===== design.v =====
module pc(
  input wire rst,
  input wire clk,
  input wire[31:0] din,
  input wire data_hazard,
  input wire control_hazard,
  output reg[31:0] pc
);
always @(posedge clk or posedge rst) begin
  if(rst) begin
      pc<=0;
  end
  else if(control_hazard) pc<=din;
  else if(data_hazard) pc<=pc;
  else pc <= din;
end
endmodule
module npc(
  input wire[1:0] op,
  input wire br,
  input wire[31:0] offset,
  input wire[31:0] rs_imm,
  input wire[31:0] pc,
  output wire[31:0] pc4,
  output reg[31:0] npc
);
assign pc4 = pc+4;
always @(*) begin
  if(op == 2'b01) npc = rs_imm;
  else if(op == 2'b10 && br == 1) npc = pc+offset-8;
  else if(op == 2'b10 && br == 0) npc = pc+4;
  else if(op == 2'b11) npc = pc+offset-8;
  else npc = pc+4;
end
endmodule
module IF_ID(
  input wire clk,
  input wire rst,
  input wire[31:0] IF_inst,
  input wire[31:0] IF_pc4,
  input wire data_hazard,
  input wire control_hazard,   
  output reg[31:0] ID_inst,
  output reg[31:0] ID_pc4
);
always @(posedge clk or posedge rst) begin
  if(rst) ID_inst<=0;
  else if(control_hazard) ID_inst<=0;
  else if(data_hazard) ID_inst<=ID_inst;
  else ID_inst<=IF_inst;
end
always @(posedge clk or posedge rst) begin
  if(rst) ID_pc4<=0;
  else if(control_hazard) ID_pc4<=0;
  else if(data_hazard) ID_pc4<=ID_pc4;
  else ID_pc4<=IF_pc4;
end
endmodule
module control #(
    localparam OP_R    = 7'b0110011,
    localparam OP_I    = 7'b0010011,
    localparam OP_LOAD = 7'b0000011,
    localparam OP_S    = 7'b0100011,
    localparam OP_B    = 7'b1100011,
    localparam OP_LUI  = 7'b0110111,
    localparam OP_JAL  = 7'b1101111,
    localparam OP_JALR = 7'b1100111
)
(
  input wire[31:0] inst,
  output reg[1:0] npc_op,
  output reg rf_we,
  output reg[1:0] rf_wsel,
  output reg[2:0] sext_op,
  output reg alub_sel,
  output reg dram_we,
  output reg[3:0] alu_op,
  output reg[1:0] rf_re
);
wire[6:0] opcode = inst[6:0];
wire[2:0] funct3 = inst[14:12];
wire[6:0] funct7 = inst[31:25];
always @(*) begin
  case(opcode)
    OP_R, OP_I, OP_LOAD, OP_LUI, OP_S: npc_op = 2'b00;
    OP_JALR:                           npc_op = 2'b01;
    OP_B:                              npc_op = 2'b10;
    OP_JAL:                            npc_op = 2'b11;
    default:                           npc_op = 2'b00;
  endcase
end
always @(*) begin
  if(opcode == OP_B || opcode == OP_S) rf_we = 0;
  else rf_we  = 1;
end
always @(*) begin
  case(opcode)
    OP_R, OP_I: rf_wsel = 2'b00;
    OP_LOAD: rf_wsel = 2'b01;
    OP_JALR, OP_JAL: rf_wsel = 2'b10;
    OP_LUI: rf_wsel = 2'b11;
    default: rf_wsel = 2'b00;
  endcase
end
always @(*) begin
  case(opcode)
    OP_I:
      case(funct3)
        3'b001, 3'b101: sext_op = 3'b010; 
        default: sext_op = 3'b001;
      endcase
    OP_LOAD, OP_JALR: sext_op = 3'b001;
    OP_LUI: sext_op = 3'b101;
    OP_JAL: sext_op = 3'b110;
    OP_B: sext_op = 3'b100;
    OP_S: sext_op = 3'b011;
    OP_R: sext_op = 3'b000;
    default: sext_op = 3'b000;
  endcase
end
always @ (*) begin
    case (opcode)
        OP_I, OP_LOAD, OP_S, OP_JALR:
            alub_sel = 1;  
        default:
            alub_sel = 0;  
    endcase
end
always @(*) begin
  if(opcode == OP_S) dram_we = 1;
  else dram_we = 0;
end
always @ (*) begin
    case (opcode)
        OP_R: begin
            case (funct3)
                3'b000 : alu_op = funct7[5] ? 4'b0001 : 4'b0000;
                3'b111 : alu_op = 4'b0010;
                3'b110 : alu_op = 4'b0011 ;
                3'b100 : alu_op = 4'b0100;
                3'b001 : alu_op = 4'b0101;
                3'b101 : alu_op = funct7[5] ? 4'b0111 : 4'b0110;
                default: alu_op = 4'b0010;
            endcase
        end
        OP_I: begin
            case (funct3)
                3'b000 : alu_op = 4'b0000;
                3'b111 : alu_op = 4'b0010;
                3'b110 : alu_op = 4'b0011 ;
                3'b100 : alu_op = 4'b0100;
                3'b001 : alu_op = 4'b0101;
                3'b101 : alu_op = funct7[5] ? 4'b0111 : 4'b0110;
                default: alu_op = 4'b0010;
            endcase
        end
        OP_LOAD, OP_S, OP_JALR:
            alu_op = 4'b0000;
        OP_B:begin
            case(funct3)
              3'b000 : alu_op = 4'b1000;
              3'b001 : alu_op = 4'b1001;
              3'b100 : alu_op = 4'b1010;
              3'b101 : alu_op = 4'b1011;
              default: alu_op = 4'b1000;
            endcase
        end
        default:
            alu_op = 4'b0010;
    endcase
end
always @(*) begin
  case(opcode)
    OP_I, OP_LOAD, OP_JALR:
      rf_re = 2'b01;
    OP_LUI, OP_JAL:
      rf_re = 2'b00;
    default: 
      rf_re = 2'b11;
  endcase
end
endmodule
module sext(
  input wire[31:0] din,
  input wire[2:0] op,
  output reg[31:0] ext
);
wire sign=din[31];
always @(*) begin
  if(op == 3'b000) ext=0;
  else if(op == 3'b001) ext={{20{sign}},{din[31:20]}};
  else if(op == 3'b010) ext={{27{1'b0}},{din[24:20]}};
  else if(op == 3'b011) ext={{20{sign}},{din[31:25]},{din[11:7]}};
  else if(op == 3'b100) ext={{19{sign}},{din[31]},{din[7]},{din[30:25]},{din[11:8]},{1'b0}};
  else if(op == 3'b101) ext={{din[31:12]},{12{1'b0}}};
  else if(op == 3'b110) ext={{11{sign}},{din[31]},{din[19:12]},{din[20]},{din[30:21]},{1'b0}};
  else ext = 0;
end
endmodule
module RF(
  input wire clk,
  input wire[4:0] rR1,
  input wire[4:0] rR2,
  input wire[4:0] wR,
  input wire we,
  input wire[1:0] rf_wsel,
  input wire[31:0] pc4,  
  input wire[31:0] ext,  
  input wire[31:0] alu_c,  
  input wire[31:0] rd,   
  output wire[31:0] rD1,
  output wire[31:0] rD2,
  output reg[31:0] wD   
);
reg[31:0] rf[31:0];
assign rD1 = (rR1 == 5'b0)? 32'b0 : rf[rR1];
assign rD2 = (rR2 == 5'b0)? 32'b0 : rf[rR2];
always @(*) begin
  case(rf_wsel)
    2'b00 : wD = alu_c;
    2'b01 : wD = rd;
    2'b10 : wD = pc4;
    2'b11 : wD = ext;
    default: wD = pc4;
  endcase
end
always @(posedge clk) begin
    if(we && (wR != 5'b0)) rf[wR] <= wD;
end
endmodule
module ID_EX(
  input wire clk,
  input wire rst,
  input wire[1:0] ID_npc_op,
  input wire ID_ram_we,
  input wire[3:0] ID_alu_op,
  input wire ID_alub_sel,
  input wire ID_rf_we,
  input wire[1:0] ID_rf_wsel,
  input wire[4:0] ID_wR,
  input wire[31:0] ID_pc4,
  input wire[31:0] ID_rD1,
  input wire[31:0] ID_rD2,
  input wire[31:0] ID_ext,
  output reg[1:0] EX_npc_op,
  output reg EX_ram_we,
  output reg[3:0] EX_alu_op,
  output reg EX_alub_sel,
  output reg EX_rf_we,
  output reg[1:0] EX_rf_wsel,
  output reg[4:0] EX_wR,
  output reg[31:0] EX_pc4,
  output reg[31:0] EX_rD1,
  output reg[31:0] EX_rD2,
  output reg[31:0] EX_ext,
  input wire control_hazard, 
  input wire data_hazard
);
always @(posedge clk or posedge rst) begin
  if(rst) EX_npc_op<=0;
  else if(control_hazard | data_hazard) EX_npc_op<=0;
  else EX_npc_op <= ID_npc_op;
end
always @(posedge clk or posedge rst) begin
  if(rst) EX_ram_we<=0;
  else if(control_hazard | data_hazard) EX_ram_we<=0;
  else EX_ram_we <= ID_ram_we;
end
always @(posedge clk or posedge rst) begin
  if(rst) EX_alu_op<=0;
  else if(control_hazard | data_hazard) EX_alu_op<=0;
  else EX_alu_op <= ID_alu_op;
end
always @(posedge clk or posedge rst) begin
  if(rst) EX_alub_sel<=0;
  else if(control_hazard | data_hazard) EX_alub_sel<=0;
  else EX_alub_sel <= ID_alub_sel;
end
always @(posedge clk or posedge rst) begin
  if(rst) EX_rf_we<=0;
  else if(control_hazard | data_hazard) EX_rf_we<=0;
  else EX_rf_we <= ID_rf_we;
end
always @(posedge clk or posedge rst) begin
  if(rst) EX_rf_wsel<=0;
  else if(control_hazard | data_hazard) EX_rf_wsel<=0;
  else EX_rf_wsel <= ID_rf_wsel;
end
always @(posedge clk or posedge rst) begin
  if(rst) EX_wR<=0;
  else if(control_hazard | data_hazard) EX_wR<=0;
  else EX_wR <= ID_wR;
end
always @(posedge clk or posedge rst) begin
  if(rst) EX_pc4<=0;
  else if(control_hazard | data_hazard) EX_pc4<=0;
  else EX_pc4 <= ID_pc4;
end
always @(posedge clk or posedge rst) begin
  if(rst) EX_rD1<=0;
  else if(control_hazard | data_hazard) EX_rD1<=0;
  else EX_rD1 <= ID_rD1;
end
always @(posedge clk or posedge rst) begin
  if(rst) EX_rD2<=0;
  else if(control_hazard | data_hazard) EX_rD2<=0;
  else EX_rD2 <= ID_rD2;
end
always @(posedge clk or posedge rst) begin
  if(rst) EX_ext<=0;
  else if(control_hazard | data_hazard) EX_ext<=0;
  else EX_ext <= ID_ext;
end
endmodule
module alu(
  input wire[31:0] rs1,
  input wire[31:0] rs2,
  input wire[31:0] imm,
  input wire alub_sel,
  input wire[3:0] alu_op,
  output wire[31:0] alu_c,
  output wire alu_f
);
  wire[31:0] dataA = rs1;
  wire[31:0] dataB = alub_sel ? imm : rs2;
  reg[31:0] result;
    always @(*) begin
        case(alu_op)
            4'b0000 : result = dataA + dataB;
            4'b0001 : result = dataA - dataB;
            4'b0010 : result = dataA & dataB;
            4'b0011  : result = dataA | dataB;
            4'b0100 : result = dataA ^ dataB;
            4'b0101 : result = dataA << dataB[4:0];
            4'b0110 : result = dataA >> dataB[4:0];
            4'b0111 : result = ($signed(dataA)) >>> dataB[4:0];
            default : result = 0;
        endcase
    end
    assign alu_c = result;
    wire[31:0] sub = dataA - dataB;
    wire lt = (dataA[31] ^ dataB[31]) ? dataA[31] : sub[31];
    reg f;
    always @(*) begin
      if(alu_op == 4'b1000 && sub == 0) f = 1;
      else if(alu_op == 4'b1001 && sub != 0) f = 1;
      else if(alu_op == 4'b1010 && lt) f = 1;
      else if(alu_op == 4'b1011 && lt == 0) f = 1;
      else f = 0; 
    end
    assign alu_f = f;
endmodule
module EX_MEM(
  input wire clk,
  input wire rst,
  input wire EX_ram_we,
  input wire EX_rf_we,
  input wire[1:0] EX_rf_wsel,
  input wire[4:0] EX_wR,
  input wire[31:0] EX_pc4,
  input wire[31:0] EX_alu_c,
  input wire[31:0] EX_rD2,
  input wire[31:0] EX_ext,
  output reg MEM_ram_we,
  output reg MEM_rf_we,
  output reg[1:0] MEM_rf_wsel,
  output reg[4:0] MEM_wR,
  output reg[31:0] MEM_pc4,
  output reg[31:0] MEM_alu_c,
  output reg[31:0] MEM_rD2,
  output reg[31:0] MEM_ext
);
always @(posedge clk or posedge rst) begin
  if(rst) MEM_ram_we <= 0;
  else MEM_ram_we <= EX_ram_we;
end
always @(posedge clk or posedge rst) begin
  if(rst) MEM_rf_we <= 0;
  else MEM_rf_we <= EX_rf_we;
end
always @(posedge clk or posedge rst) begin
  if(rst) MEM_rf_wsel <= 0;
  else MEM_rf_wsel <= EX_rf_wsel;
end
always @(posedge clk or posedge rst) begin
  if(rst) MEM_wR <= 0;
  else MEM_wR <= EX_wR;
end
always @(posedge clk or posedge rst) begin
  if(rst) MEM_pc4 <= 0;
  else MEM_pc4 <= EX_pc4;
end
always @(posedge clk or posedge rst) begin
  if(rst) MEM_alu_c <= 0;
  else MEM_alu_c <= EX_alu_c;
end
always @(posedge clk or posedge rst) begin
  if(rst) MEM_rD2 <= 0;
  else MEM_rD2 <= EX_rD2;
end
always @(posedge clk or posedge rst) begin
  if(rst) MEM_ext <= 0;
  else MEM_ext <= EX_ext;
end
endmodule
module MEM_WB(
  input wire clk,
  input wire rst,
  input wire MEM_rf_we,
  input wire[1:0] MEM_rf_wsel,
  input wire[4:0] MEM_wR,
  input wire[31:0] MEM_pc4,
  input wire[31:0] MEM_alu_c,
  input wire[31:0] MEM_rd,
  input wire[31:0] MEM_ext,
  output reg WB_rf_we,
  output reg[1:0] WB_rf_wsel,
  output reg[4:0] WB_wR,
  output reg[31:0] WB_pc4,
  output reg[31:0] WB_alu_c,
  output reg[31:0] WB_rd,
  output reg[31:0] WB_ext
);
always @(posedge clk or posedge rst) begin
  if(rst) WB_rf_we <= 0;
  else WB_rf_we <= MEM_rf_we;
end
always @(posedge clk or posedge rst) begin
  if(rst) WB_rf_wsel <= 0;
  else WB_rf_wsel <= MEM_rf_wsel;
end
always @(posedge clk or posedge rst) begin
  if(rst) WB_wR <= 0;
  else WB_wR <= MEM_wR;
end
always @(posedge clk or posedge rst) begin
  if(rst) WB_pc4 <= 0;
  else WB_pc4 <= MEM_pc4;
end
always @(posedge clk or posedge rst) begin
  if(rst) WB_alu_c <= 0;
  else WB_alu_c <= MEM_alu_c;
end
always @(posedge clk or posedge rst) begin
  if(rst) WB_rd <= 0;
  else WB_rd <= MEM_rd;
end
always @(posedge clk or posedge rst) begin
  if(rst) WB_ext <= 0;
  else WB_ext <= MEM_ext;
end
endmodule
module data_hazard_detection(
  input wire[4:0] ID_rR1,
  input wire[4:0] ID_rR2,
  input wire[1:0] ID_rf_re,  
  input wire[31:0] ID_rD1,
  input wire[31:0] ID_rD2,
  input wire[4:0] EX_wR,
  input wire EX_rf_we,
  input wire[1:0] EX_rf_wsel,
  input wire[31:0] EX_pc4,
  input wire[31:0] EX_ext,
  input wire[31:0] EX_alu_c,
  input wire[4:0] MEM_wR,
  input wire MEM_rf_we,
  input wire[1:0] MEM_rf_wsel,
  input wire[31:0] MEM_pc4,
  input wire[31:0] MEM_ext,
  input wire[31:0] MEM_alu_c,
  input wire[31:0] MEM_rd,
  input wire[4:0] WB_wR,
  input wire WB_rf_we,
  input wire[1:0] WB_rf_wsel,
  input wire[31:0] WB_pc4,
  input wire[31:0] WB_ext,
  input wire[31:0] WB_alu_c,
  input wire[31:0] WB_rd,
  output reg[31:0] new_rD1,
  output reg[31:0] new_rD2,
  output wire data_hazard    
);
wire rR1_a = (ID_rR1 == EX_wR) & EX_rf_we &  ID_rf_re[0] & (ID_rR1 != 5'b0);
wire rR2_a = (ID_rR2 == EX_wR) & EX_rf_we &  ID_rf_re[1] & (ID_rR2 != 5'b0);
wire rR1_b = (ID_rR1 == MEM_wR) & MEM_rf_we &  ID_rf_re[0] & (ID_rR1 != 5'b0);
wire rR2_b = (ID_rR2 == MEM_wR) & MEM_rf_we &  ID_rf_re[1] & (ID_rR2 != 5'b0);
wire rR1_c = (ID_rR1 == WB_wR) & WB_rf_we &  ID_rf_re[0] & (ID_rR1 != 5'b0);
wire rR2_c = (ID_rR2 == WB_wR) & WB_rf_we &  ID_rf_re[1] & (ID_rR2 != 5'b0);
assign data_hazard = (rR1_a && EX_rf_wsel == 2'b01) || (rR2_a && EX_rf_wsel == 2'b01);
always @(*) begin
  if(rR1_a) begin
    case(EX_rf_wsel)
      2'b10: new_rD1=EX_pc4;
      2'b11: new_rD1=EX_ext;
      2'b00: new_rD1=EX_alu_c;
      default: new_rD1=EX_alu_c;
    endcase
  end
  else if(rR1_b) begin
    case(MEM_rf_wsel)
    2'b10: new_rD1=MEM_pc4;
    2'b11: new_rD1=MEM_ext;
    2'b00: new_rD1=MEM_alu_c;
    2'b01: new_rD1=MEM_rd;
    default: new_rD1=MEM_alu_c;
    endcase
  end
  else if(rR1_c) begin
    case(WB_rf_wsel)
    2'b10: new_rD1=WB_pc4;
    2'b11: new_rD1=WB_ext;
    2'b00: new_rD1=WB_alu_c;
    2'b01: new_rD1=WB_rd;
    default: new_rD1=WB_alu_c;
    endcase
  end
  else new_rD1=ID_rD1;
end
always @(*) begin
  if(rR2_a) begin
    case(EX_rf_wsel)
      2'b10: new_rD2=EX_pc4;
      2'b11: new_rD2=EX_ext;
      2'b00: new_rD2=EX_alu_c;
      default: new_rD2=EX_alu_c;
    endcase
  end
  else if(rR2_b) begin
    case(MEM_rf_wsel)
    2'b10: new_rD2=MEM_pc4;
    2'b11: new_rD2=MEM_ext;
    2'b00: new_rD2=MEM_alu_c;
    2'b01: new_rD2=MEM_rd;
    default: new_rD2=MEM_alu_c;
    endcase
  end
  else if(rR2_c) begin
    case(WB_rf_wsel)
    2'b10: new_rD2=WB_pc4;
    2'b11: new_rD2=WB_ext;
    2'b00: new_rD2=WB_alu_c;
    2'b01: new_rD2=WB_rd;
    default: new_rD2=WB_alu_c;
    endcase
  end
  else new_rD2=ID_rD2;
end
endmodule
module control_hazard_detection(
  input wire[1:0] EX_npc_op,
  input wire alu_f,
  output reg control_hazard
);
always @(*) begin
  if(EX_npc_op == 2'b01 || EX_npc_op == 2'b11) control_hazard = 1'b1;
  else if(EX_npc_op == 2'b10 && alu_f == 1) control_hazard = 1'b1;
  else control_hazard = 1'b0;
end
endmodule
`timescale 1ns / 1ps
module myCPU (
    input  wire         cpu_rst,
    input  wire         cpu_clk,
    output wire [13:0]  inst_addr,
    input  wire [31:0]  inst,
    output wire [31:0]  Bus_addr,
    input  wire [31:0]  Bus_rdata,
    output wire         Bus_wen,
    output wire [31:0]  Bus_wdata
);
wire[31:0] pc;
wire[31:0] npc;
wire[31:0] pc4;
wire[31:0] ID_inst;
wire[31:0] ID_pc4;
wire[1:0] npc_op;
wire rf_we;
wire[1:0] rf_wsel;
wire[2:0] sext_op;
wire alub_sel;
wire dram_we;
wire[3:0] alu_op;
wire[1:0] rf_re;
wire[31:0] ext;
wire[31:0] rD1;
wire[31:0] rD2;
wire[31:0] wD;
wire[1:0] EX_npc_op;
wire EX_ram_we;
wire[3:0] EX_alu_op;
wire EX_alub_sel;
wire EX_rf_we;
wire[1:0] EX_rf_wsel;
wire[4:0] EX_wR;
wire[31:0] EX_pc4;
wire[31:0] EX_rD1;
wire[31:0] EX_rD2;
wire[31:0] EX_ext;
wire[31:0] alu_c;
wire alu_f;
wire MEM_ram_we;
wire MEM_rf_we;
wire[1:0] MEM_rf_wsel;
wire[4:0] MEM_wR;
wire[31:0] MEM_pc4;
wire[31:0] MEM_alu_c;
wire[31:0] MEM_rD2;
wire[31:0] MEM_ext;
wire[31:0] rd;
wire WB_rf_we;
wire[1:0] WB_rf_wsel;
wire[4:0] WB_wR;
wire[31:0] WB_pc4;
wire[31:0] WB_alu_c;
wire[31:0] WB_rd;
wire[31:0] WB_ext;
wire[31:0] new_rD1;
wire[31:0] new_rD2;
wire data_hazard;
wire control_hazard;
pc PC(
  .rst(cpu_rst),
  .clk(cpu_clk),
  .din(npc),
  .data_hazard(data_hazard),
  .control_hazard(control_hazard),
  .pc(pc)
);
npc NPC(
  .op(EX_npc_op),
  .br(alu_f),
  .offset(EX_ext),
  .rs_imm(alu_c),
  .pc(pc),
  .pc4(pc4),
  .npc(npc)
);
assign inst_addr = pc[15:2];
IF_ID U_IF_ID(
  .clk(cpu_clk),
  .rst(cpu_rst),
  .IF_inst(inst),
  .IF_pc4(pc4),
  .data_hazard(data_hazard),
  .control_hazard(control_hazard),   
  .ID_inst(ID_inst),
  .ID_pc4(ID_pc4)
);
control CU(
  .inst(ID_inst),
  .npc_op(npc_op),
  .rf_we(rf_we),
  .rf_wsel(rf_wsel),
  .sext_op(sext_op),
  .alub_sel(alub_sel),
  .dram_we(dram_we),
  .alu_op(alu_op),
  .rf_re(rf_re)
);
sext SEXT(
  .din(ID_inst),
  .op(sext_op),
  .ext(ext)
);
RF U_RF(
  .clk(cpu_clk),
  .rR1(ID_inst[19:15]),
  .rR2(ID_inst[24:20]),
  .wR(WB_wR),
  .we(WB_rf_we),
  .rf_wsel(WB_rf_wsel),
  .pc4(WB_pc4),  
  .ext(WB_ext),  
  .alu_c(WB_alu_c),  
  .rd(WB_rd),   
  .rD1(rD1),
  .rD2(rD2),
  .wD(wD)  
);
ID_EX U_ID_EX(
  .clk(cpu_clk),
  .rst(cpu_rst),
  .ID_npc_op(npc_op),
  .ID_ram_we(dram_we),
  .ID_alu_op(alu_op),
  .ID_alub_sel(alub_sel),
  .ID_rf_we(rf_we),
  .ID_rf_wsel(rf_wsel),
  .ID_wR(ID_inst[11:7]),
  .ID_pc4(ID_pc4),
  .ID_rD1(new_rD1),
  .ID_rD2(new_rD2),
  .ID_ext(ext),
  .EX_npc_op(EX_npc_op),
  .EX_ram_we(EX_ram_we),
  .EX_alu_op(EX_alu_op),
  .EX_alub_sel(EX_alub_sel),
  .EX_rf_we(EX_rf_we),
  .EX_rf_wsel(EX_rf_wsel),
  .EX_wR(EX_wR),
  .EX_pc4(EX_pc4),
  .EX_rD1(EX_rD1),
  .EX_rD2(EX_rD2),
  .EX_ext(EX_ext),
  .control_hazard(control_hazard), 
  .data_hazard(data_hazard)
);
alu ALU(
  .rs1(EX_rD1),
  .rs2(EX_rD2),
  .imm(EX_ext),
  .alub_sel(EX_alub_sel),
  .alu_op(EX_alu_op),
  .alu_c(alu_c),
  .alu_f(alu_f)
);
EX_MEM U_EX_MEM(
  .clk(cpu_clk),
  .rst(cpu_rst),
  .EX_ram_we(EX_ram_we),
  .EX_rf_we(EX_rf_we),
  .EX_rf_wsel(EX_rf_wsel),
  .EX_wR(EX_wR),
  .EX_pc4(EX_pc4),
  .EX_alu_c(alu_c),
  .EX_rD2(EX_rD2),
  .EX_ext(EX_ext),
  .MEM_ram_we(MEM_ram_we),
  .MEM_rf_we(MEM_rf_we),
  .MEM_rf_wsel(MEM_rf_wsel),
  .MEM_wR(MEM_wR),
  .MEM_pc4(MEM_pc4),
  .MEM_alu_c(MEM_alu_c),
  .MEM_rD2(MEM_rD2),
  .MEM_ext(MEM_ext)
);
assign Bus_addr = MEM_alu_c;   
assign rd = Bus_rdata;     
assign Bus_wen = MEM_ram_we;  
assign Bus_wdata = MEM_rD2;    
MEM_WB U_MEM_WB(
  .clk(cpu_clk),
  .rst(cpu_rst),
  .MEM_rf_we(MEM_rf_we),
  .MEM_rf_wsel(MEM_rf_wsel),
  .MEM_wR(MEM_wR),
  .MEM_pc4(MEM_pc4),
  .MEM_alu_c(MEM_alu_c),
  .MEM_rd(rd),
  .MEM_ext(MEM_ext),
  .WB_rf_we(WB_rf_we),
  .WB_rf_wsel(WB_rf_wsel),
  .WB_wR(WB_wR),
  .WB_pc4(WB_pc4),
  .WB_alu_c(WB_alu_c),
  .WB_rd(WB_rd),
  .WB_ext(WB_ext)
);
data_hazard_detection U_datahazard_detection(
  .ID_rR1(ID_inst[19:15]),
  .ID_rR2(ID_inst[24:20]),
  .ID_rf_re(rf_re),  
  .ID_rD1(rD1),
  .ID_rD2(rD2),
  .EX_wR(EX_wR),
  .EX_rf_we(EX_rf_we),
  .EX_rf_wsel(EX_rf_wsel),
  .EX_pc4(EX_pc4),
  .EX_ext(EX_ext),
  .EX_alu_c(alu_c),
  .MEM_wR(MEM_wR),
  .MEM_rf_we(MEM_rf_we),
  .MEM_rf_wsel(MEM_rf_wsel),
  .MEM_pc4(MEM_pc4),
  .MEM_ext(MEM_ext),
  .MEM_alu_c(MEM_alu_c),
  .MEM_rd(rd),
  .WB_wR(WB_wR),
  .WB_rf_we(WB_rf_we),
  .WB_rf_wsel(WB_rf_wsel),
  .WB_pc4(WB_pc4),
  .WB_ext(WB_ext),
  .WB_alu_c(WB_alu_c),
  .WB_rd(WB_rd),
  .new_rD1(new_rD1),
  .new_rD2(new_rD2),
  .data_hazard(data_hazard)
);
control_hazard_detection U_control_hazard_detection(
  .EX_npc_op(EX_npc_op),
  .alu_f(alu_f),
  .control_hazard(control_hazard)
);
endmodule

===== run.sh =====
#!/bin/bash
# the make line also repeats each setting of config.mk as NAME=value (left out here)
make -C /OpenROAD-flow-scripts/flow DESIGN_CONFIG=/design/flow/config.mk WORK_HOME=/design/flow/orfs CLKGATE_MAP_FILE= finish

===== config.mk =====
export PLATFORM = sky130hd
export DESIGN_NAME = myCPU
export DESIGN_NICKNAME = myCPU
export VERILOG_FILES = /design/flow/design.v
export SDC_FILE = /design/flow/constraint.sdc
export NUM_CORES = 4
export LEC_CHECK = 0
export CAP_MARGIN = 5
export CELL_PAD_IN_SITES_DETAIL_PLACEMENT = 2
export CORE_MARGIN = 2
export CORE_UTILIZATION = 59
export CTS_CLUSTER_DIAMETER = 344
export GPL_TIMING_DRIVEN = 1
export MAX_ROUTING_LAYER = met4
export PLACE_DENSITY_LB_ADDON = 0.12
export SETUP_SLACK_MARGIN = 2.13
export SLEW_MARGIN = 20

===== constraint.sdc =====
create_clock -name core_clock -period 8.02 [get_ports {cpu_clk}]
set_input_delay 1.6040 -clock core_clock [delete_from_list [all_inputs] [get_ports {cpu_clk}]]
set_output_delay 1.6040 -clock core_clock [all_outputs]
set_load 0.01 [all_outputs]

==> summary.txt, run 1 <==
Observations from the implementation run.

Status:
- The flow did not finish.
- The run gives the stopping stage as 3_5_place_dp.
- The tool reported: "[ERROR DPL-0033] detailed placement checks failed during check placement".

Logic synthesis:
- The number of cells reported by Yosys stat comes to 5,579.
- Yosys reports that the most numerous cell types are 1,024 x edfxtp_1, 720 x mux4_2, 521 x dfrtp_1.
- The biggest area contributor in the post-synthesis netlist is edfxtp_1.
- Yosys attributes the largest share of cell area to edfxtp_1 39%, mux4_2 20%, dfrtp_1 16%.
- Counting flops with an async set or reset pin after synthesis yields a share of 0.338.
- The run gives the synthesized-area fraction occupied by ao, oa, aoi and oai cells as 0.0798.
- The run puts the summed standard-cell area reported by yosys at 79,800 um^2.
- Per the post-synthesis stats, the area per cell is 14.3 um^2.
- The run gives the number of cells produced by synthesis as 5,579.
- The synthesis run identifies the leading combinational cell family as multiplexers.
- The run gives the most used flip-flop cell after synthesis as edfxtp_1.
- The run puts the share of the synthesized area in the top cell type at 0.385.
- The run gives the number of synthesized flops with an enable pin as roughly 1,000.
- Looking at the gate-level netlist, the highest instance count belongs to edfxtp_1.
- In this run, the synthesized area fraction spent on and/or/nand/nor cells is recorded as 0.0639.
- The run gives the cell area after synthesis as 79,800 um^2.
- The run gives the count of cell types in the netlist as 87.
- The run gives the part of the Yosys area used for sequential elements as 0.549.
- The run gives the proportion of synthesized area in mux cells as 0.238.
- The run puts the synthesized-area fraction occupied by adder cells at 0.0259.
- The run gives the post-synthesis share of cell area spent on xor and xnor gates as 0.0122.
- The run gives the flip-flop and latch count after synthesis as roughly 1,500.
- The synthesis log from Yosys contains 12 warnings.

Die:
- The run puts the core box area at approximately 130,000 um^2.
- The run gives the chip width as 372 um.
- The run gives the core utilization at floorplan as 0.596.
- In this run the vertical extent of the chip is approximately 370 um.
- The run gives the number of top-level design ports as 145.
- The floorplan has 134 rows.
- The run puts the full die area at 138,000 um^2.

Place:
- The run puts the routability-driven placement congestion ratio at 1.04.
- In this run the tool buffered the top-level ports with around 140 buffer cells.
-- through the flow --
| stage | hold WS, ns | power (W) | cell area [um^2] | setup WS (ns) | instances |
|---|---|---|---|---|---|
| after floorplan | 0.331 | 0.0159 | 80800 | -0.675 | 5610 |
| after global placement | 0.352 | 0.0196 | 84500 | 0.458 | 7328 |
==> inputs of run 2 (changes only) <==
- CAP_MARGIN: 5 -> 20
- CELL_PAD_IN_SITES_DETAIL_PLACEMENT: 2 -> unset
- CORE_UTILIZATION: 59 -> 72
- CTS_CLUSTER_DIAMETER: 344 -> unset
- GPL_TIMING_DRIVEN: 1 -> unset
- PLACE_DENSITY_LB_ADDON: 0.12 -> unset
- SETUP_SLACK_MARGIN: 2.13 -> unset
- clock period: 8.02 -> 6.06 ns (I/O delays scaled with it)
==> summary.txt, run 2 <==
Observations from the implementation run.

Place:
- The run puts the detailed placer's ending HPWL at 211 mm.
- Per the post-place timing report, worst setup slack is -1.24 ns.
- The run gives the total of buffers placed on input and output ports as 144 (unchanged).
- The routability-driven placement congestion ratio came to 1.11 (+6.6%).
- The run gives the number of placed instances with taps included as 7,312.

Logic synthesis:
- The number of cells produced by synthesis was 5,579 (unchanged).
- The post-synthesis share of cell area spent on xor and xnor gates is 0.0122 (unchanged).
- The summed standard-cell area reported by yosys is 79,800 um^2 (unchanged).
- The share of the synthesized area in the top cell type was 0.385 (unchanged).
- In the post-synthesis netlist, the biggest area contributors are edfxtp_1 39%, mux4_2 20%, dfrtp_1 16%.
- The run puts the synthesized area divided by synthesized cell count at 14.3 um^2 (unchanged).
- The run gives the fraction of registers with async set/reset as 0.338 (unchanged).
- The run gives the flip-flop and latch count after synthesis as 1,546 (unchanged).
- Of all cell types, the one taking the most synthesized area is edfxtp_1.
- The run gives the count of cell types in the netlist as 87 (unchanged).
- The run gives the synthesized-area fraction occupied by adder cells as 0.0259 (unchanged).
- The basic-gate share of the synthesized area counting and, or, nand and nor cells was 0.0639 (unchanged).
- The run gives the cell area after synthesis as 79,800 um^2 (unchanged).
- Sorting the synthesized cells by how often they occur yields 1,024 x edfxtp_1, 720 x mux4_2, 521 x dfrtp_1.
- Per the synth stats, the flop cell with the highest instance count is edfxtp_1.
- The run puts the total of warnings raised by yosys at 12 (unchanged).
- The run gives the number of standard cells reported by yosys as 5,579 (unchanged).
- The run gives the synthesized-area fraction occupied by ao, oa, aoi and oai cells as 0.0798 (unchanged).
- The proportion of synthesized area in mux cells was 0.238 (unchanged).
- By instance count, the leading cell after synthesis is edfxtp_1.
- Among the non-sequential cells, multiplexers take the most area.
- The part of the Yosys area used for sequential elements is 0.549 (unchanged).
- The run puts the number of synthesized flops with an enable pin at 1,024 (unchanged).

CTS:
- Counting along the longest clock path gives a buffer depth of 3.
- The run gives the clock sink total as ~1,500.
- Buffers inserted to repair hold after CTS numbered 0.
- The run gives the buffer cell driving the clock tree root as clkbuf_16.
- The H-tree was split into 4 levels.
- The run gives the total CTS buffers as 155.

Die:
- The run gives the count of standard-cell rows as 122 (-9.0%).
- The run puts the number of top-level design ports at 145 (unchanged).
- The core box area came to 110,000 um^2 (-18%).
- The run gives the full die area as 114,000 um^2 (-18%).
- The run puts the height of the chip at 337 um (-9.4%).
- The run gives the core utilization at floorplan as 0.723 (+0.127).
- The chip width was 337 um (-9.4%).

Status:
- The tool reported: "[ERROR GRT-0116] Global routing finished with congestion. Check the congestion regions in the DRC Viewer".
- The run stopped with a tool error.
- Progress stopped at 5_1_grt.

Global route:
- The run gives the global-route usage over all layers as 0.770.
- Per the GRT congestion report, total overflow comes to 723.
## run 2: repair_timing
action | in CTS
gates resized | 110
endpoints found under the setup margin | 251
pin swaps | 20
cloned | 13
buffers inserted | 21
## run 2: through the flow
stage	setup TNS [ns]	instance area, um^2
4_1_cts	-156.56	92500
3_3_place_gp	-134.84	86400
2_1_floorplan	-1247.05	80900
3_5_place_dp	-248.86	86400
## run 2: per-layer routing
layer | GRT overflow | GRT usage
met5 | - | -
met4 | 215 | 0.690
met3 | 68 | 0.589
met2 | 356 | 0.913
met1 | 84 | 0.799
==> inputs of run 3 (changes only) <==
- CORE_UTILIZATION: 72 -> 59
- MAX_ROUTING_LAYER: met4 -> unset
- SETUP_SLACK_MARGIN: unset -> 1.32
- clock period: 6.06 -> 5.77 ns (I/O delays scaled with it)
==> summary.txt, run 3 <==
Implementation run completed; key figures follow.

Timing:
- The run puts the post-route fraction of the period consumed by the critical path at 1.18.
- Static timing analysis puts the maximum clock frequency at 0.147 GHz.
- The max-slew check reports its worst relative slack as 0.168.
- Looking at the max-slew report, the worst-margin pin has a slew of 1.25 ns.
- Setup repair after global routing could not meet its margin everywhere.
- The run gives the count of final hold-check violations as 0.
- The run puts the minimum period implied by the final worst setup slack at 6.80 ns.
- Once routing completed, OpenROAD measured the worst setup slack at -1.03 ns.
- The run gives the final tally of setup violations as 249.
- The run puts the setup TNS at -202.60 ns.
- The run gives the final-report max-slew violation count as 0.
- The clock arrives with 0.0786 ns of skew.

Global route:
- The run puts the total grt overflow at 0.
- The run puts the initial antenna violation count at 13.
- The number of global-route vias before repair is 56,100.
- The run puts the global-route usage over all layers at 0.427.
- The run gives the wire length of the first global-routing pass as 412 mm.
- The run gives the largest net degree at the start of global routing as 130.

Die:
- The run gives the full die area as 138,000 um^2 (+22%).
- The run puts the height of the chip at 372 um (+10%).
- The run puts the chip width at 372 um (+10%).
- The core box area came to 134,000 um^2 (+21%).
- The run puts the number of top-level design ports at 145 (unchanged).
- The count of standard-cell rows came to 134 (+9.8%).
- The run puts the core utilization at floorplan at 0.596 (-0.127).

Worst setup path:
- On the critical path, the stage with the largest delay is an instance of or4_4.
- STA classifies the critical path startpoint as a register.
- Data on the critical path arrives at its endpoint at 7.53 ns.
- The run gives the last element of the critical path as U_ID_EX.EX_ext[12].
- The run gives the number of buffer and inverter stages on the critical path as 2.
- STA puts the critical path data required time at 6.50 ns.
- The worst setup path is captured at a register.
- The cell that appears most often on the critical path is nor2_1.
- In this run the register-to-register setup slack is -1.03 ns.
- Measured in cells, the most critical reg-to-reg path has a length of 27.
- The run gives the family with the most delay on the worst path as simple AND/OR/NAND/NOR gates.
- The run gives the startpoint of the most critical setup path as U_ID_EX.EX_alub_sel.
- The run gives the instance count on the critical path as 27.
- The worst register-to-register path ends at U_ID_EX.EX_ext[12].
- The run gives the origin of the critical flop-to-flop path as U_ID_EX.EX_alub_sel.
- The run gives the kind of critical path as register to register.
- The run puts the delay of the slowest cell on the worst path at 0.57 ns.
- The report shows a maximum critical-path fanout of 7.

Status:
- The run finished, with violations left.
- The layout checks failed on negative setup slack.

Detailed routing:
- The run gives the routed length on met2 as around 130 mm.
- The run puts the detail-routed via count per cell at between 7 and 8.
- The routed wirelength on the met1 layer is recorded as about 110 mm.
- The run puts the detailed-routing iteration count for the pre-antenna-repair pass at 8.
- The run puts the routed wire length at 293 mm.
- The run puts the total number of vias at ~57,000.
- The run gives the total met3 wirelength after detailed routing as 40.1 mm.
- The run puts the wire length per cell at 36.5 um.
- The run puts the first-iteration detailed-routing DRC count at 9,167.
- The run gives the highest metal layer used by the detailed router as met5.
- The run gives the number of nets with antenna violations after routing as 0.
- Per the detail_route report, DRC violations left total 0.

CTS:
- TritonCTS built the clock tree.
- The tree is rooted in a clkbuf_16.
- The run puts the maximum level of the CTS H-tree at 4 (unchanged).
- The run gives the latest clock arrival within the worst-skew pair as 0.81 ns.
- The run gives the clock-pin slew on the worst setup and hold paths as 0.06 ns.
- The clock sink total is 1,546 (unchanged).
- The run puts the total CTS buffers at 160 (+3.2%).
- The run gives the deepest clock path buffer count as 3 (unchanged).

Logic synthesis:
- The run puts the synthesized-area fraction occupied by ao, oa, aoi and oai cells at 0.0798 (unchanged).
- The count of cell types in the netlist was 87 (unchanged).
- The run gives the part of the Yosys area used for sequential elements as 0.549 (unchanged).
- The run puts the cell area after synthesis at 79,800 um^2 (unchanged).
- Yosys instantiated no cell more often than edfxtp_1.
- Of all cell types, the one taking the most synthesized area is edfxtp_1.
- The run puts the basic-gate share of the synthesized area counting and, or, nand and nor cells at 0.0639 (unchanged).
- The post-synthesis share of cell area spent on xor and xnor gates came to 0.0122 (unchanged).
- By area the synthesized netlist is led by edfxtp_1 39%, mux4_2 20%, dfrtp_1 16%.
- The flip-flop and latch count after synthesis came to 1,546 (unchanged).
- The run puts the synthesized area divided by synthesized cell count at 14.3 um^2 (unchanged).
- Looking at the cell usage after synthesis, the top flip-flop cell is edfxtp_1.
- The run gives the dominant non-sequential cell family after synthesis as multiplexers.
- The run gives the proportion of synthesized area in mux cells as 0.238 (unchanged).
- The run gives the fraction of registers with async set/reset as 0.338 (unchanged).
- The run gives the number of standard cells reported by yosys as 5,579 (unchanged).
- The run gives the summed standard-cell area reported by yosys as 79,800 um^2 (unchanged).
- The run puts the total of warnings raised by yosys at 12 (unchanged).
- The synthesized-area fraction occupied by adder cells came to 0.0259 (unchanged).
- The number of cells produced by synthesis is 5,579 (unchanged).
- The run gives the number of synthesized flops with an enable pin as 1,024 (unchanged).
- The run puts the share of the synthesized area in the top cell type at 0.385 (unchanged).
- The synthesis run shows the most used standard cells to be 1,024 x edfxtp_1, 720 x mux4_2, 521 x dfrtp_1.

Power and ir drop:
- The run gives the power density relative to cell area as 415 nW/um^2.
- The run gives the internal power as 0.0252 W.
- The run gives the combinational logic power as 0.0142 W.
- Of the total power, combinational logic draws 0.361.
- Looking at the group totals, the largest power group turns out to be registers.
- The run puts the clock network power at just over 0.01 W.
- The run gives the worst IR drop on VDD as roughly 390 uV.
- The run puts the switching power summed over all nets at 0.0141 W.
- The run gives the relative contribution of sequential cells to total power as 0.377.
- The run puts the fraction of power spent switching nets at 0.359.
- Power attributed to sequential cells is 0.0148 W.
- Summed over all cells, the static leakage comes to 35.2 nW.
- The run puts the sum of internal, switching and leakage power at 0.0393 W.
- The power report attributes to the clock group a share of 0.261.

Cells and area:
- The run gives the count of non-filler cells in the finished layout as 8,026.
- The run gives the layout overhead on the synthesized area as 18.5%.
- The run puts the number of nets at the end of the flow at 6,351.
- The run gives the number of inserted filler cells in the final layout as roughly 8,700.
- The finished layout reports a core utilization of 0.706.

Place:
- The routability-driven placement congestion ratio came to 1.05 (-5.3%).
- The run puts the detailed placer's ending HPWL at 197 mm (-6.7%).
- The run puts the total of buffers placed on input and output ports at 144 (unchanged).
- The run puts the number of placed instances with taps included at 7,645 (+4.6%).

Min path:
- The run puts the worst hold path depth at 0.
- The run gives the path class of the lowest-slack min-delay path as register to register.
- The worst hold path begins at U_EX_MEM.MEM_pc4[29].
- The endpoint of the worst hold path is reported as U_MEM_WB.WB_pc4[29].

Run:
- The run gives the total tool warning count as 100.
- The number of maximum-capacitance violations recorded for the run is 0.
==> run 3: layer usage <==
| metal | GRT usage | vias up |
|---|---|---|
| met5 | 0 | - |
| met2 | 0.605 | 4448 |
| li1 | - | 22800 |
| met4 | 0.206 | 14 |
| met3 | 0.124 | 746 |
| met1 | 0.612 | 29300 |
==> run 3: final cells by class <==
cell class | instances | area (um^2) | area share
antenna | 7 | 17.5 | 0.000185
clock buffer | 210 | 4310 | 0.0456
clock inverter | 81 | 798 | 0.00844
inverter | 240 | 925 | 0.00977
multi-input combinational | 3410 | 35300 | 0.373
sequential | 1546 | 43900 | 0.464
tap | 1768 | 2210 | 0.0234
timing repair buffer | 764 | 7230 | 0.0764
==> run 3: stage by stage <==
step | worst slack, ns | instance area [um^2] | hold WS (ns)
floorplan | -2.48 | 80900 | 0.331
global placement | -1.16 | 87300 | 0.350
detailed placement | -1.52 | 87300 | 0.356
CTS | -0.831 | 94000 | 0.336
global route | -1.15 | 94600 | 0.349
finish | -1.03 | 94600 | 0.332
==> run 3: what timing repair did <==
action	CTS	global route
buffers inserted	44	18
hold buffers	0	0
gates resized	191	71
setup endpoints to repair	276	265
endpoints found under the hold margin	0	0
pin swaps	44	12
cloned	17	3
==> inputs of run 4 (changes only) <==
- CELL_PAD_IN_SITES_DETAIL_PLACEMENT: unset -> 0
- CELL_PAD_IN_SITES_GLOBAL_PLACEMENT: unset -> 0
- CORE_ASPECT_RATIO: unset -> 0.91
- CORE_UTILIZATION: 59 -> 70
- CTS_CLUSTER_DIAMETER: unset -> 73
- CTS_CLUSTER_SIZE: unset -> 14
- GPL_ROUTABILITY_DRIVEN: unset -> 1
- PLACE_DENSITY_LB_ADDON: unset -> 0.04
- SETUP_SLACK_MARGIN: 1.32 -> 1.72
- clock period: 5.77 -> 6.17 ns (I/O delays scaled with it)
==> summary.txt, run 4 <==
Observations from the implementation run.

Logic synthesis:
- The run gives the part of the Yosys area used for sequential elements as 0.549 (unchanged).
- The run gives the basic-gate share of the synthesized area counting and, or, nand and nor cells as 0.0639 (unchanged).
- Sorting the Yosys area breakdown by cell type puts at the top edfxtp_1.
- The run puts the number of cells produced by synthesis at 5,579 (unchanged).
- The run puts the fraction of registers with async set/reset at 0.338 (unchanged).
- The run puts the share of the synthesized area in the top cell type at 0.385 (unchanged).
- The number of standard cells reported by yosys was 5,579 (unchanged).
- The run puts the count of cell types in the netlist at 87 (unchanged).
- The run puts the cell area after synthesis at 79,800 um^2 (unchanged).
- Sorting the synthesis cell report by count puts at the top edfxtp_1.
- In the post-synthesis netlist, the biggest area contributors are edfxtp_1 39%, mux4_2 20%, dfrtp_1 16%.
- The total of warnings raised by yosys is 12 (unchanged).
- The post-synthesis share of cell area spent on xor and xnor gates came to 0.0122 (unchanged).
- Yosys reports that the most numerous cell types are 1,024 x edfxtp_1, 720 x mux4_2, 521 x dfrtp_1.
- The flip-flop and latch count after synthesis is 1,546 (unchanged).
- The summed standard-cell area reported by yosys was 79,800 um^2 (unchanged).
- The run gives the number of synthesized flops with an enable pin as 1,024 (unchanged).
- The run puts the synthesized-area fraction occupied by adder cells at 0.0259 (unchanged).
- The run gives the most used flip-flop cell after synthesis as edfxtp_1.
- The run gives the dominant non-sequential cell family after synthesis as multiplexers.
- The run gives the synthesized area divided by synthesized cell count as 14.3 um^2 (unchanged).
- The run gives the proportion of synthesized area in mux cells as 0.238 (unchanged).
- The run puts the synthesized-area fraction occupied by ao, oa, aoi and oai cells at 0.0798 (unchanged).

Die:
- The height of the chip was 326 um (-12%).
- The run puts the full die area at 117,000 um^2 (-16%).
- The number of top-level design ports came to 145 (unchanged).
- The run gives the core box area as 113,000 um^2 (-15%).
- The run puts the chip width at 358 um (-3.7%).
- The run gives the count of standard-cell rows as 118 (-12%).
- The run puts the core utilization at floorplan at 0.704 (+0.108).

CTS:
- The deepest clock path buffer count was 3 (unchanged).
- The tree is rooted in a clkbuf_16.
- The run puts the clock sink total at 1,546 (unchanged).
- The run gives the total CTS buffers as 130 (-19%).
- The run gives the maximum level of the CTS H-tree as 4 (unchanged).

Place:
- The run gives the routability-driven placement congestion ratio as 1.09 (+3.7%).
- The detailed placer's ending HPWL was 223 mm (+13%).
- The run puts the cell area after placement at 86,300 um^2 (-1.1%).
- The run puts the total of buffers placed on input and output ports at 144 (unchanged).

Status:
- The run ended at 5_1_grt.
- The tool reported: "[ERROR GRT-0116] Global routing finished with congestion. Check the congestion regions in the DRC Viewer".
- The flow did not finish.

Global route:
- Overall routing resource usage recorded by global route was 0.731.
- The run puts the total grt overflow at approximately 140.
## run 4: per-layer routing
metal | GRT overflow | global-route usage
met1 | 7 | 0.784
met4 | 59 | 0.633
met5 | 0 | 0.349
met2 | 63 | 0.881
met3 | 7 | 0.574
## run 4: stage by stage
stage          cells   TNS, ns  setup slack, ns
4_1_cts         7592   -174.50           -0.937
2_1_floorplan   5610  -1173.80            -2.16
3_3_place_gp    7316   -147.44           -0.893
3_5_place_dp    7316   -187.67            -1.03
## run 4: repair_timing
| item | 4_1_cts |
|---|---|
| gates resized | 331 |
| buffers inserted | 53 |
| gates cloned | 21 |
| pin swaps | 37 |
| endpoints found under the hold margin | 0 |
| endpoints found under the setup margin | 278 |
| hold buffers | 0 |
==> inputs of run 5 (changes only) <==
- CELL_PAD_IN_SITES_DETAIL_PLACEMENT: 0 -> 2
- CELL_PAD_IN_SITES_GLOBAL_PLACEMENT: 0 -> 3
- CORE_ASPECT_RATIO: 0.91 -> unset
- CORE_MARGIN: 2 -> 7
- CORE_UTILIZATION: 70 -> 42
- CTS_CLUSTER_DIAMETER: 73 -> unset
- CTS_CLUSTER_SIZE: 14 -> unset
- PLACE_DENSITY_LB_ADDON: 0.04 -> 0.23
- SETUP_SLACK_MARGIN: 1.72 -> unset
- SLEW_MARGIN: 20 -> 5
- clock period: 6.17 -> 6.75 ns (I/O delays scaled with it)
==> summary.txt, run 5 <==
Implementation run completed; key figures follow.

Status:
- The run finished, with violations left.
- The checks that failed were negative setup slack.

Cells and area:
- The run gives the number of nets at the end of the flow as around 6,200.
- The run gives the sequential cell area in the final layout as 43,900 um^2.
- The area growth from synthesis to layout is 18.4%.
- The run gives the logic area as 35,000 um^2.
- For this run, the share of the core covered by cells in the final layout is 0.502.
- The layout has 17,400 filler cells.

Timing:
- The run puts the post-route fraction of the period consumed by the critical path at 1.04.
- The run gives the minimum period implied by the final worst setup slack as around 7 ns.
- The run gives the clock skew as 0.0627 ns.
- The run puts the worst-margin pin slew at 1.20 ns.
- The run gives the worst-case hold slack as 0.347 ns.
- The run puts the final-report max-slew violation count at 0.
- The run puts the final tally of setup violations at 160.
- Setup repair after global routing could not meet its margin everywhere.
- The run puts the highest clock rate at approximately 0.14 GHz.
- The run gives the relative slew slack as 0.198.
- The run gives the setup slack after layout as -0.274 ns.
- The run gives the setup TNS as -17.25 ns.
- The run puts the count of final hold-check violations at 0.

Logic synthesis:
- The run puts the synthesized area divided by synthesized cell count at 14.3 um^2 (unchanged).
- The number of cells produced by synthesis came to 5,579 (unchanged).
- edfxtp_1 takes more of the synthesized area than any other cell.
- The run gives the synthesized-area fraction occupied by ao, oa, aoi and oai cells as 0.0798 (unchanged).
- The run gives the summed standard-cell area reported by yosys as 79,800 um^2 (unchanged).
- Yosys reports that the most numerous cell types are 1,024 x edfxtp_1, 720 x mux4_2, 521 x dfrtp_1.
- The run puts the number of synthesized flops with an enable pin at 1,024 (unchanged).
- The run puts the cell area after synthesis at 79,800 um^2 (unchanged).
- Among the non-sequential cells, multiplexers take the most area.
- The run puts the fraction of registers with async set/reset at 0.338 (unchanged).
- The run gives the total of warnings raised by yosys as 12 (unchanged).
- The most used flip-flop cell after synthesis is edfxtp_1.
- The run puts the share of the synthesized area in the top cell type at 0.385 (unchanged).
- The run gives the synthesized-area fraction occupied by adder cells as 0.0259 (unchanged).
- The run gives the post-synthesis share of cell area spent on xor and xnor gates as 0.0122 (unchanged).
- The run gives the number of standard cells reported by yosys as 5,579 (unchanged).
- The run gives the most frequent cell after synthesis as edfxtp_1.
- The run gives the part of the Yosys area used for sequential elements as 0.549 (unchanged).
- The flip-flop and latch count after synthesis was 1,546 (unchanged).
- The run puts the basic-gate share of the synthesized area counting and, or, nand and nor cells at 0.0639 (unchanged).
- The run puts the count of cell types in the netlist at 87 (unchanged).
- The run gives the proportion of synthesized area in mux cells as 0.238 (unchanged).
- For reference, the top cells by area after synthesis are edfxtp_1 39%, mux4_2 20%, dfrtp_1 16%.

Place:
- The total of buffers placed on input and output ports is 144 (unchanged).
- The run puts the routability-driven placement congestion ratio at 0.971 (-11%).
- The run puts the detailed placer's ending HPWL at 229 mm (+2.6%).

Power and ir drop:
- The combinational power reported by the tool is 0.0120 W.
- The run gives the clock network power share as 0.279.
- The run puts the power density relative to cell area at 363 nW/um^2.
- The run gives the power in sequential cells as 0.0128 W.
- The run puts the leakage power at between 30 and 40 nW.
- The run gives the biggest power consumer among the groups as registers.
- The run gives the clock network power as 0.00959 W.
- Of the total power, registers draw 0.373.
- The run puts the worst IR drop on VDD at 277 uV.
- Of the total power, combinational logic draws 0.348.
- The run puts the fraction of power spent switching nets at 0.369.
- The run puts the internal power at approximately 0.022 W.
- The run gives the switching power summed over all nets as 0.0127 W.

Global route:
- The first global-routing pass estimated 483 mm of wire.
- The run puts the global-route usage over all layers at 0.334.
- The run gives the total grt overflow as 0.
- Entering global routing, the biggest net connects 138 pins.
- The run gives the number of global-route vias before repair as ~62,000.
- The run puts the initial antenna violation count at 18.

Die:
- The number of top-level design ports came to 145 (unchanged).
- The run gives the count of standard-cell rows as 159 (+35%).
- The height of the chip was 450 um (+38%).
- The run puts the core box area at 188,000 um^2 (+66%).
- The run puts the chip width at 450 um (+26%).
- The full die area came to 202,000 um^2 (+73%).
- The core utilization at floorplan is 0.424 (-0.280).

CTS:
- The run puts the count of hold-fix buffers inserted at cts at 0 (unchanged).
- TritonCTS built the clock tree.
- In this run the clock root is driven by a clkbuf_16.
- The clock sink total came to 1,546 (unchanged).
- The maximum level of the CTS H-tree came to 4 (unchanged).
- The run gives the latest clock arrival within the worst-skew pair as 0.86 ns.
- The total CTS buffers is 168 (+29%).
- The deepest clock path buffer count was 3 (unchanged).
- The timing report gives the clock slew at the launch and capture registers of the worst setup and hold paths as 0.07 ns.

Worst setup path:
- The timing report notes that buffer and inverter cells on the critical path total 6.
- The run gives the cell occurring most often along the worst timing path as nor2_1.
- In this run the worst setup path begins at U_ID_EX.EX_alub_sel.
- In this design, the stage delay of the slowest critical-path cell is 0.54 ns.
- The run gives the element type at the critical path end as a register.
- Data on the critical path is required at its endpoint by 7.46 ns.
- The most critical setup path has its endpoint at PC.pc[14].
- The run gives the origin of the critical flop-to-flop path as U_ID_EX.EX_alub_sel.
- STA classifies the critical path startpoint as a register.
- Per the timing report, the most critical flop-to-flop path finishes at PC.pc[14].
- The run gives the number of cells traversed by the worst register-to-register path as 31.
- Per the timing report, the biggest fanout along the worst path comes to 6.
- The setup path with the least slack is of type register to register.
- The run puts the register-to-register setup slack at -0.27 ns.
- Grouping stages by cell kind, the critical path spends the most delay in simple AND/OR/NAND/NOR gates.
- The run gives the instance count on the critical path as 31.
- The critical path's slowest stage uses the library cell or4_4.
- According to the timing report, the arrival time at the worst endpoint equals approximately 7.7 ns.

Detailed routing:
- The run puts the detail-routed via count per cell at 6.65.
- The detailed router placed 57,700 vias in this run.
- The run puts the number of nets with antenna violations after routing at 0.
- The run puts the remaining design rule violation count at 0.
- The violation tally recorded at the end of detailed-routing iteration 0 is 6,530.
- Wires add up to 349 mm.
- The iteration count recorded for the first detailed-route pass is 5.
- After detailed routing, the average wire length per cell comes to roughly 40 um.

Run:
- The run gives the total tool warning count as 115.
- The run gives the number of maximum-capacitance violations as 0.

Min path:
- The worst hold path passes through 0 cells.
- The run gives the path class of the lowest-slack min-delay path as register to register.
- The launch point of the worst min-delay path is recorded as U_EX_MEM.MEM_pc4[27].
- In the hold report, the worst path ends at U_MEM_WB.WB_pc4[27].
-- run 5: area by class of cell --
type	instances	share of cell area
Timing Repair Buffer	649	0.0642
Sequential cell	1546	0.464
Tap cell	2495	0.0330
Antenna cell	22	0.000582
Inverter	240	0.00959
Multi-Input combinational cell	3410	0.370
Clock buffer	240	0.0499
Clock inverter	73	0.00913
-- run 5: layer usage --
layer | up-vias | wire length, um | track usage
li1 | 22700 | - | -
met1 | 31300 | 140000 | 0.458
met2 | 3099 | 162000 | 0.529
met3 | 648 | 30500 | 0.0674
met4 | 8 | 16700 | 0.132
met5 | - | 62 | 0
-- run 5: through the flow --
stage / power [W] / cell area [um^2] / setup slack (ns) / instances
floorplan: 0.0188 / 80100 / -1.69 / 5610
global placement: 0.0239 / 86900 / -0.540 / 8281
detailed placement: 0.0243 / 86900 / -0.818 / 8283
CTS: 0.0340 / 93800 / -0.184 / 8642
global route: 0.0353 / 94500 / -0.503 / 8657
finish: 0.0344 / 94600 / -0.274 / 8675
-- run 5: what timing repair did --
action	4_1_cts	5_1_grt
setup endpoints to repair	235	249
cloned	18	6
resized	139	131
pin swaps	41	22
buffers inserted	28	5
==> inputs of run 6 (changes only) <==
- CELL_PAD_IN_SITES_DETAIL_PLACEMENT: 2 -> 0
- CELL_PAD_IN_SITES_GLOBAL_PLACEMENT: 3 -> 0
- CORE_ASPECT_RATIO: unset -> 0.91
- CORE_MARGIN: 7 -> 2
- CORE_UTILIZATION: 42 -> 60
- CTS_CLUSTER_DIAMETER: unset -> 73
- PLACE_DENSITY_LB_ADDON: 0.23 -> 0.04
- SETUP_SLACK_MARGIN: unset -> 1.08
- SLEW_MARGIN: 5 -> 20
- clock period: 6.75 -> 6.17 ns (I/O delays scaled with it)
==> summary.txt, run 6 <==
Implementation run completed; key figures follow.

Logic synthesis:
- The part of the Yosys area used for sequential elements was 0.549 (unchanged).
- The run puts the synthesized area divided by synthesized cell count at 14.3 um^2 (unchanged).
- The run gives the number of synthesized flops with an enable pin as 1,024 (unchanged).
- The fraction of registers with async set/reset is 0.338 (unchanged).
- The run puts the post-synthesis share of cell area spent on xor and xnor gates at 0.0122 (unchanged).
- The run gives the proportion of synthesized area in mux cells as 0.238 (unchanged).
- The run puts the share of the synthesized area in the top cell type at 0.385 (unchanged).
- The run puts the number of cells produced by synthesis at 5,579 (unchanged).
- The commonest cells after synthesis are 1,024 x edfxtp_1, 720 x mux4_2, 521 x dfrtp_1.
- In the synthesized netlist the dominant register cell turns out to be edfxtp_1.
- The run puts the summed standard-cell area reported by yosys at 79,800 um^2 (unchanged).
- The number of standard cells reported by yosys is 5,579 (unchanged).
- The cell area after synthesis is 79,800 um^2 (unchanged).
- Yosys shows that the main logic family after synthesis is multiplexers.
- The run puts the flip-flop and latch count after synthesis at 1,546 (unchanged).
- The run gives the largest area contributor in the netlist as edfxtp_1.
- The run puts the total of warnings raised by yosys at 12 (unchanged).
- The synthesized-area fraction occupied by adder cells was 0.0259 (unchanged).
- By area the synthesized netlist is led by edfxtp_1 39%, mux4_2 20%, dfrtp_1 16%.
- The run gives the most frequent cell after synthesis as edfxtp_1.
- The basic-gate share of the synthesized area counting and, or, nand and nor cells is 0.0639 (unchanged).
- The run gives the count of cell types in the netlist as 87 (unchanged).
- The run gives the synthesized-area fraction occupied by ao, oa, aoi and oai cells as 0.0798 (unchanged).

Worst setup path:
- STA lists the startpoint of the worst register-to-register path as U_ID_EX.EX_alub_sel.
- In the setup report, the worst path falls into the class register to register.
- The run gives the reg-to-reg endpoint as U_ID_EX.EX_ext[14].
- The worst setup path is launched from a register.
- On the critical path the largest part of the delay comes from AND-OR/OR-AND gates.
- The run gives the element type at the critical path end as a register.
- The register-to-register setup slack is -0.58 ns (-0.30 ns).
- OpenSTA lists the critical path startpoint as U_ID_EX.EX_alub_sel.
- The cell that appears most often on the critical path is nor2_1.
- The run puts the data arrival time of the worst path at 7.48 ns (-0.25 ns).
- The run puts the delay of the slowest cell on the worst path at 0.52 ns (-0.02 ns).
- The required arrival time at the worst endpoint was 6.90 ns (-0.56 ns).
- The run gives the number of cells traversed by the worst register-to-register path as 30 (-3.2%).
- The slowest stage of the critical path is the fa_1 cell.
- The run gives the last element of the critical path as U_ID_EX.EX_ext[14].
- The run puts the largest fanout on the critical path at 5 (-1).
- The run gives the instance count on the critical path as 30 (-3.2%).
- The number of buffer and inverter stages on the critical path was 6 (unchanged).

Power and ir drop:
- The run puts the internal power at 0.0233 W (+7.7%).
- The power in sequential cells came to 0.0139 W (+9%).
- The logic gate share of total power came to 0.354 (+0.006).
- The clock network power is 0.00968 W (+0.9%).
- The run puts the relative contribution of sequential cells to total power at 0.381 (+0.008).
- The worst IR drop on VDD was 396 uV (+43%).
- The run puts the combinational logic power at 0.0129 W (+7%).
- The run gives the sum of internal, switching and leakage power as 0.0366 W (+6.4%).
- The run gives the switching power summed over all nets as 0.0132 W (+4.2%).
- The clock network power share came to 0.265 (-0.014).
- The fraction of power spent switching nets is 0.362 (-0.00776).
- The dominant power group in this design is registers.
- The run puts the power density relative to cell area at 391 nW/um^2 (+7.6%).
- The leakage power came to 34.6 nW (-0.23%).

Timing:
- The run gives the post-route fraction of the period consumed by the critical path as 1.09 (+0.0532).
- The run puts the setup slack after layout at -0.579 ns (-0.305 ns).
- The run gives the highest clock rate as 0.148 GHz (+4.1%).
- The final tally of setup violations came to 249 (+56%).
- The run gives the worst-margin pin slew as 1.19 ns (-0.00805 ns).
- The minimum period implied by the final worst setup slack came to 6.75 ns (-0.275 ns).
- The setup TNS was -105.14 ns (-87.89 ns).
- The run gives the count of final hold-check violations as 0 (unchanged).
- The run puts the relative slew slack at 0.207 (+0.00971).
- Setup repair after global routing could not meet its margin everywhere.
- The run puts the final-report max-slew violation count at 0 (unchanged).
- The clock skew came to 0.0466 ns (-0.0161 ns).

CTS:
- The run puts the maximum level of the CTS H-tree at 4 (unchanged).
- The clock sink total came to 1,546 (unchanged).
- CTS placed an instance of clkbuf_16 at the clock tree root.
- The run puts the total CTS buffers at 154 (-8.3%).
- The latest clock arrival within the worst-skew pair came to 0.82 ns (-0.04 ns).
- The run gives the TritonCTS clock tree as done.
- The run puts the clock-pin slew on the worst setup and hold paths at 0.06 ns (about the same).
- The run puts the deepest clock path buffer count at 3 (unchanged).

Run:
- The run puts the number of maximum-capacitance violations at 0 (unchanged).
- The run puts the total tool warning count at 110 (-4.3%).

Cells and area:
- The final core utilization is 0.709 (+0.207).
- The run gives the sequential cell area in the final layout as 43,900 um^2 (about the same).
- The run puts the layout overhead on the synthesized area at 17.2%.
- The logic area came to 35,100 um^2 (+0.31%).
- The run gives the number of nets at the end of the flow as 6,272 (+0.45%).
- The run puts the number of inserted filler cells in the final layout at 8,439 (-51%).

Detailed routing:
- The run puts the met1 layer wirelength in the final routing at 109 mm (-22%).
- The run gives the routed wire length as 300 mm (-14%).
- The run gives the highest metal layer used by the detailed router as met5.
- The run gives the first-iteration detailed-routing DRC count as 8,943 (+37%).
- The run gives the routed length on met2 as 128 mm (-21%).
- The run puts the total met3 wirelength after detailed routing at 44.4 mm (+46%).
- The run gives the detail-routed via count per cell as 7.32 (+10%).
- The remaining design rule violation count was 0 (unchanged).
- The run gives the detailed-routing iteration count for the pre-antenna-repair pass as 7 (+2).
- The run puts the number of nets with antenna violations after routing at 0 (unchanged).
- The run gives the total number of vias as 58,000 (+0.50%).
- The run gives the wire length per cell as 37.8 um (-6.0%).

Place:
- The run puts the routability-driven placement congestion ratio at 1.06 (+8.9%).
- The run gives the total of buffers placed on input and output ports as 144 (unchanged).
- The detailed placer's ending HPWL was 195 mm (-15%).

Global route:
- The run gives the number of global-route vias before repair as 57,700 (-6.2%).
- The run gives the total grt overflow as 0 (unchanged).
- The initial antenna violation count came to 14 (-4).
- The run gives the largest net degree at the start of global routing as 155 (+12%).
- The global-route usage over all layers was 0.443 (+0.109).
- The wire length of the first global-routing pass is 424 mm (-12%).

Die:
- The run puts the core utilization at floorplan at 0.605 (+0.182).
- The run gives the number of top-level design ports as 145 (unchanged).
- The run puts the height of the chip at 352 um (-22%).
- The run gives the chip width as 386 um (-14%).
- The run gives the core box area as 132,000 um^2 (-30%).
- The run puts the count of standard-cell rows at 127 (-20%).
- The full die area is 136,000 um^2 (-33%).

Status:
- The flow ran to the end, but the layout failed its checks.
- The report lists the violated layout checks as negative setup slack.

Min path:
- Checking hold timing, the worst path is listed with class register to register.
- The run gives the hold path startpoint as U_EX_MEM.MEM_ext[14].
- The run puts the worst hold path depth at 0 (unchanged).
- Hold analysis lists the worst path endpoint as U_MEM_WB.WB_ext[14].
-- run 6: layer usage --
metal	track usage	vias to the layer above
li1	-	22700
met1	0.638	29400
met2	0.620	4933
met3	0.136	888
met4	0.213	16
met5	0	-
-- run 6: timing repair --
item / CTS / global route
pin swaps: 38 / 21
cloned: 16 / 6
setup buffers: 20 / 8
gates resized: 138 / 61
hold buffers: 0 / 0
setup endpoints to repair: 263 / 260
-- run 6: final cells by class --
type                       count  area share
antenna                        9    0.000241
clock buffer                 199      0.0443
clock inverter                84      0.0102
inverter                     240     0.00970
multi-input combinational   3410       0.375
sequential                  1546       0.469
tap                         1741      0.0233
timing repair buffer         691      0.0685
-- run 6: through the flow --
stage	hold slack (ns)	std cells	worst slack, ns	area [um^2]
after global placement	0.353	7572	-0.739	86800
after detailed placement	0.355	7576	-1.08	86900
final	0.366	7920	-0.579	93500
after global routing	0.375	7911	-0.778	93500
after floorplan	0.331	5610	-2.16	80900
after CTS	0.363	7895	-0.528	93000
Power figures rest on the tool's default switching activity, not on a simulated workload.
